## Integration
module Integration(input clk,
	 input rst,
	 output [31:0]mem_addr,
	 output [31:0]mem_wdata,
	 output mem_we,
	 input [31:0]mem_rdata
 );
 	wire [5:0]func;
	wire [31:0]signextend;
	wire [31:0]rs_data;
	wire [31:0]rt_data;
	 wire [31:0]mdr_result;
	 wire [31:0]A_out;
	  wire [31:0]B_out;
	  wire [31:0]alu_ou_result;
	   wire[3:0]alu_control;
	 wire zero;
	 wire [31:0]instruction;
	 wire [31:0]pc_out;
	 wire [31:0]jump_address;
	 wire [31:0]alu_result;
	 wire [5:0] opcode;
	 wire [4:0] rs;
	 wire [4:0] rt;
	 wire [4:0] rd;
	 wire PCWrite;
	 wire IorD;
	 wire MemWrite;
	 wire IRWrite;
	 wire ALUSrcA;
	 wire [1:0] ALUSrcB;
	 wire [1:0] ALUOp;
	 wire MemtoReg;
	 wire RegWrite;
	 wire RegDst;
	 wire PCWriteCond;
	 wire MemRead;
	 wire [1:0] PCSource;
	 wire Branch;
	assign instruction = mem_rdata;
	assign mem_addr = IorD ? alu_ou_result : pc_out;
	assign mem_wdata = B_out;
	assign mem_we = MemWrite;
PC pc (
    .clk(clk), 
    .rst(rst), 
    .jump_address(jump_address),
    .alu_ou_result(alu_ou_result),
    .alu_result(alu_result),
    .pc_source(PCSource), 
    .zero(zero),
    .pcwrite(PCWrite), 
    .pcwrite_cond(PCWriteCond),
    .pc_out(pc_out)
    );
	Instruction_reg IR (
    .instruction(instruction), 
    .IRwrite(IRWrite), 
    .clk(clk), 
    .rst(rst), 
    .opcode(opcode), 
    .func(func), 
    .jump_address(jump_address), 
    .rs(rs), 
    .rt(rt), 
    .rd(rd), 
    .signextend(signextend)
    );
	 memory_data_register mdr (
    .data_in(mem_rdata), 
    .clk(clk), 
    .rst(rst), 
    .mdr_result(mdr_result)
    );
	 controlunit control (
    .clk(clk), 
    .rst(rst), 
    .opcode(opcode), 
    .PCWrite(PCWrite), 
    .IorD(IorD), 
    .MemWrite(MemWrite), 
    .IRWrite(IRWrite), 
    .ALUSrcA(ALUSrcA), 
    .ALUSrcB(ALUSrcB), 
    .ALUOp(ALUOp), 
    .MemtoReg(MemtoReg), 
    .RegWrite(RegWrite), 
    .RegDst(RegDst), 
    .PCWriteCond(PCWriteCond), 
    .MemRead(MemRead), 
    .PCSource(PCSource), 
    .Branch(Branch)
    );
	Registers registermem (
    .clk(clk), 
    .rst(rst), 
    .rs(rs), 
    .rt(rt), 
    .rd(rd), 
    .regdst(RegDst), 
    .regwrite(RegWrite), 
  ...
Size in the first run: about 2200 cells after synthesis, roughly 99 I/O pins, about 27000 um2 of cells after synthesis.
Settings: LEC_CHECK=0, CAP_MARGIN=20, CELL_PAD_IN_SITES_DETAIL_PLACEMENT=0, CELL_PAD_IN_SITES_GLOBAL_PLACEMENT=3, CORE_ASPECT_RATIO=0.56, CORE_MARGIN=5, CORE_UTILIZATION=29, CTS_CLUSTER_SIZE=87, GPL_TIMING_DRIVEN=0, MIN_ROUTING_LAYER=met2, PLACE_DENSITY_LB_ADDON=0.29, SETUP_SLACK_MARGIN=2.66, SLEW_MARGIN=20, TNS_END_PERCENT=50; clock period 11.0 ns.
run.sh (not shown) runs the stock make flow with config.mk's settings and CLKGATE_MAP_FILE=.
==> next run, changes <==
==> flow/config.mk (replaced) <==
export PLATFORM = sky130hd
export DESIGN_NAME = Integration
export DESIGN_NICKNAME = Integration
export VERILOG_FILES = /design/flow/design.v
export SDC_FILE = /design/flow/constraint.sdc
export NUM_CORES = 4
export LEC_CHECK = 0
export CAP_MARGIN = 20
export CORE_MARGIN = 2
export CORE_UTILIZATION = 40
export SLEW_MARGIN = 20
==> flow/constraint.sdc (replaced) <==
create_clock -name core_clock -period 7.6 [get_ports {clk}]
set_input_delay 1.5200 -clock core_clock [delete_from_list [all_inputs] [get_ports {clk}]]
set_output_delay 1.5200 -clock core_clock [all_outputs]
set_load 0.01 [all_outputs]
Result: Clock-buffer cell count climbs by 3. Sequential cell count does not change. Register-to-register slack is worse by 2.1 ns. Routed wire length decreases by a quarter to a third. Area after synthesis does not change. Sequential share of layout area went up by 1.9 points.
==> next run, changes <==
--- a/flow/config.mk
+++ b/flow/config.mk
@@ -9,3 +9,5 @@
 export CORE_MARGIN = 2
-export CORE_UTILIZATION = 40
+export CORE_UTILIZATION = 71
+export CTS_CLUSTER_SIZE = 41
+export SETUP_SLACK_MARGIN = -0.44
 export SLEW_MARGIN = 20
==> flow/constraint.sdc (replaced) <==
create_clock -name core_clock -period 5.04 [get_ports {clk}]
set_input_delay 1.0080 -clock core_clock [delete_from_list [all_inputs] [get_ports {clk}]]
set_output_delay 1.0080 -clock core_clock [all_outputs]
set_load 0.01 [all_outputs]
Outcome:
- With this change the flow aborted during global routing with GRT-0232
- synthesized cell count is unchanged
- die area fell by well over a third
- area after synthesis is unchanged


Setup of v10:
Integration again, from the RTL that the note above started with.
export LEC_CHECK = 0
export CAP_MARGIN = 5
export CORE_MARGIN = 2
export CORE_UTILIZATION = 68
export CTS_CLUSTER_DIAMETER = 27
export CTS_CLUSTER_SIZE = 41
export MAX_ROUTING_LAYER = met4
export SETUP_SLACK_MARGIN = 1.47
export SLEW_MARGIN = 20
create_clock -name core_clock -period 5.0 [get_ports {clk}]
In the summary table, v10 is marked failed, with error GRT-0232 raised in global routing.
Setup changes, v10 to v21
==> flow/config.mk <==
export PLATFORM = sky130hd
export DESIGN_NAME = Integration
export DESIGN_NICKNAME = Integration
export VERILOG_FILES = /design/flow/design.v
export SDC_FILE = /design/flow/constraint.sdc
export NUM_CORES = 4
export LEC_CHECK = 0
export CAP_MARGIN = 20
export CORE_MARGIN = 2
export CORE_UTILIZATION = 66
export CTS_CLUSTER_SIZE = 38
export SETUP_SLACK_MARGIN = 1.35
export SLEW_MARGIN = 35
Findings:
v21: all stages done; final checks FAILED (negative setup slack).
Looking at v21 and v10, the placed instance area is a wash.
Comparing height of the chip for v21 and v10, the smaller number came from v10.
From v21 to v10, portion of the post-synthesis area used by sequential elements did not move at all.
Die size: v21 > v10
Against v10, routability congestion estimate in v21 rose slightly.
Placeable core area was lower in the run labelled v10.
--- input diff v21..v41 ---
--- a/flow/config.mk
+++ b/flow/config.mk
@@ -9,5 +9,4 @@
 export CORE_MARGIN = 2
 export CORE_UTILIZATION = 66
-export CTS_CLUSTER_SIZE = 38
 export SETUP_SLACK_MARGIN = 1.35
-export SLEW_MARGIN = 35
+export SLEW_MARGIN = 20
==> flow/constraint.sdc <==
create_clock -name core_clock -period 5.74 [get_ports {clk}]
set_input_delay 1.1480 -clock core_clock [delete_from_list [all_inputs] [get_ports {clk}]]
set_output_delay 1.1480 -clock core_clock [all_outputs]
set_load 0.01 [all_outputs]
### Flow results
- Not one of v21 and v41 finished clean.
- Final checks on v41, whose flow otherwise completed, came back failing, citing negative setup slack.
- Comparing design area for v21 and v41, the bigger number came from v21.
- | detailed-route wire length on metal 1 | v21 vs v41 | ≈ equal |
- v21 → v41: signed area change from the synthesized netlist to the final layout decreased by 5.1 points relative to the old numbers; global-route usage closely matched the old numbers; first-pass GRT wire length decreased by 0.52% relative to the old numbers.
- On fraction of met1 tracks used by global routing: v41 sits above v21.
- Between v21 and v41, sequential cell area share is lower for v21, v41 comes in above that.
- The time the worst path needs with I/O delays and setup reported for v41 is smaller than that of v21 by 0.019 ns.
- Against v21, critical path depth in v41 rose by more than 10%.
### v41 -> v2
--- a/flow/config.mk
+++ b/flow/config.mk
@@ -8,5 +8,6 @@
 export CAP_MARGIN = 20
 export CORE_MARGIN = 2
-export CORE_UTILIZATION = 66
-export SETUP_SLACK_MARGIN = 1.35
+export CORE_UTILIZATION = 71
+export CTS_CLUSTER_SIZE = 41
+export SETUP_SLACK_MARGIN = -0.37
 export SLEW_MARGIN = 20
==> flow/constraint.sdc <==
create_clock -name core_clock -period 4.84 [get_ports {clk}]
set_input_delay 0.9680 -clock core_clock [delete_from_list [all_inputs] [get_ports {clk}]]
set_output_delay 0.9680 -clock core_clock [all_outputs]
set_load 0.01 [all_outputs]
### Flow results
- v2: it failed during global routing, and the tool reported GRT-0232.
- v2 vs v41, placer's final routability congestion estimate went up by 3.7%.
- v41 -> v2: gate count of the mapped netlist delta 0, exact match
- Yosys chip area came out exactly the same in v2 and v41.
- v2 against v41; die span in x is down by a few percent.
- Summary — HPWL reported at the end of detailed placement, v2 relative to v41: higher, by about 11%.
- In v2, number of cell rows is lower than in v41.
- Delta (v2 minus v41): die size decreased by 3000 sq um relative to the old numbers; number of instances in the placed design increased by 85 relative to the old numbers.


## violet
Starting RTL as in the previous note.
// Integration
module Integration(input clk,
	 input rst,
	 output [31:0]mem_addr,
	 output [31:0]mem_wdata,
	 output mem_we,
	 input [31:0]mem_rdata
 );
Settings: LEC_CHECK=0, CAP_MARGIN=20, CELL_PAD_IN_SITES_DETAIL_PLACEMENT=0, CELL_PAD_IN_SITES_GLOBAL_PLACEMENT=3, CORE_MARGIN=5, CORE_UTILIZATION=29, CTS_CLUSTER_SIZE=87, GPL_TIMING_DRIVEN=0, MIN_ROUTING_LAYER=met2, SLEW_MARGIN=20, TNS_END_PERCENT=50; clock period 11.0 ns.
--- input diff violet..juniper ---
# violet
export LEC_CHECK = 0
export CAP_MARGIN = 20
export CELL_PAD_IN_SITES_DETAIL_PLACEMENT = 0
export CELL_PAD_IN_SITES_GLOBAL_PLACEMENT = 3
export CORE_MARGIN = 5
export CORE_UTILIZATION = 29
export CTS_CLUSTER_SIZE = 87
export GPL_TIMING_DRIVEN = 0
export MIN_ROUTING_LAYER = met2
export SLEW_MARGIN = 20
export TNS_END_PERCENT = 50
create_clock -name core_clock -period 11.0 [get_ports {clk}]
# juniper
export LEC_CHECK = 0
export CAP_MARGIN = 20
export CORE_MARGIN = 2
export CORE_UTILIZATION = 65
export CTS_CLUSTER_SIZE = 41
export SETUP_SLACK_MARGIN = 1.59
export SLEW_MARGIN = 20
create_clock -name core_clock -period 6.27 [get_ports {clk}]
[summary]
- juniper | status: complete | timing, DRC, antenna: pass
- violet: all stages complete, timing, DRC and antenna checks passed
- violet → juniper: non-clock buffer count decreased by 15 relative to the old numbers, data required time of the critical path decreased by 4.85 ns relative to the old numbers.
- Re number of antenna violations at the first check in global routing: violet was lower than juniper.
Input changes introduced in amber (baseline for comparison: juniper):
# juniper
export LEC_CHECK = 0
export CAP_MARGIN = 20
export CORE_MARGIN = 2
export CORE_UTILIZATION = 65
export CTS_CLUSTER_SIZE = 41
export SETUP_SLACK_MARGIN = 1.59
export SLEW_MARGIN = 20
create_clock -name core_clock -period 6.27 [get_ports {clk}]
# amber
export LEC_CHECK = 0
export CAP_MARGIN = 20
export CORE_MARGIN = 2
export CORE_UTILIZATION = 40
export SLEW_MARGIN = 20
create_clock -name core_clock -period 8.0 [get_ports {clk}]
Between amber and juniper, number of cells on the critical path is lower for juniper, amber comes in above that. On logic depth of the worst register-to-register path: between amber and juniper, it ends up higher for amber. Comparing net total in the final layout for amber and juniper, the smaller number came from amber. Compared juniper against amber; final sequential cell count within noise.
Inputs modified between amber and zinc:
# amber
export LEC_CHECK = 0
export CAP_MARGIN = 20
export CORE_MARGIN = 2
export CORE_UTILIZATION = 40
export SLEW_MARGIN = 20
create_clock -name core_clock -period 8.0 [get_ports {clk}]
# zinc
export LEC_CHECK = 0
export CAP_MARGIN = 5
export CORE_MARGIN = 2
export CORE_UTILIZATION = 68
export CTS_CLUSTER_SIZE = 41
export SETUP_SLACK_MARGIN = -0.44
export SLEW_MARGIN = 20
create_clock -name core_clock -period 5.0 [get_ports {clk}]
## What came out
[compare] base=amber new=zinc: fraction of area in clock buffers and inverters shrank by 1.2 points, multi-input combinational cell area grew by 900 µm², routed wire length grew by 35%.
What amber reported for cell area has to be multiplied by 1.10 to get the figure for zinc.
zinc: complete, dirty (negative setup slack)
Sort amber and zinc by first-iteration DRC count desc -> top: zinc
Between amber and zinc, the flow reports instance count on the critical path decreasing by a few percent.
amber -> zinc: flip-flop count delta 0, exact match
| global-route wire length before repair | higher: zinc |
Post-synthesis chip area from yosys: zinc vs amber identical
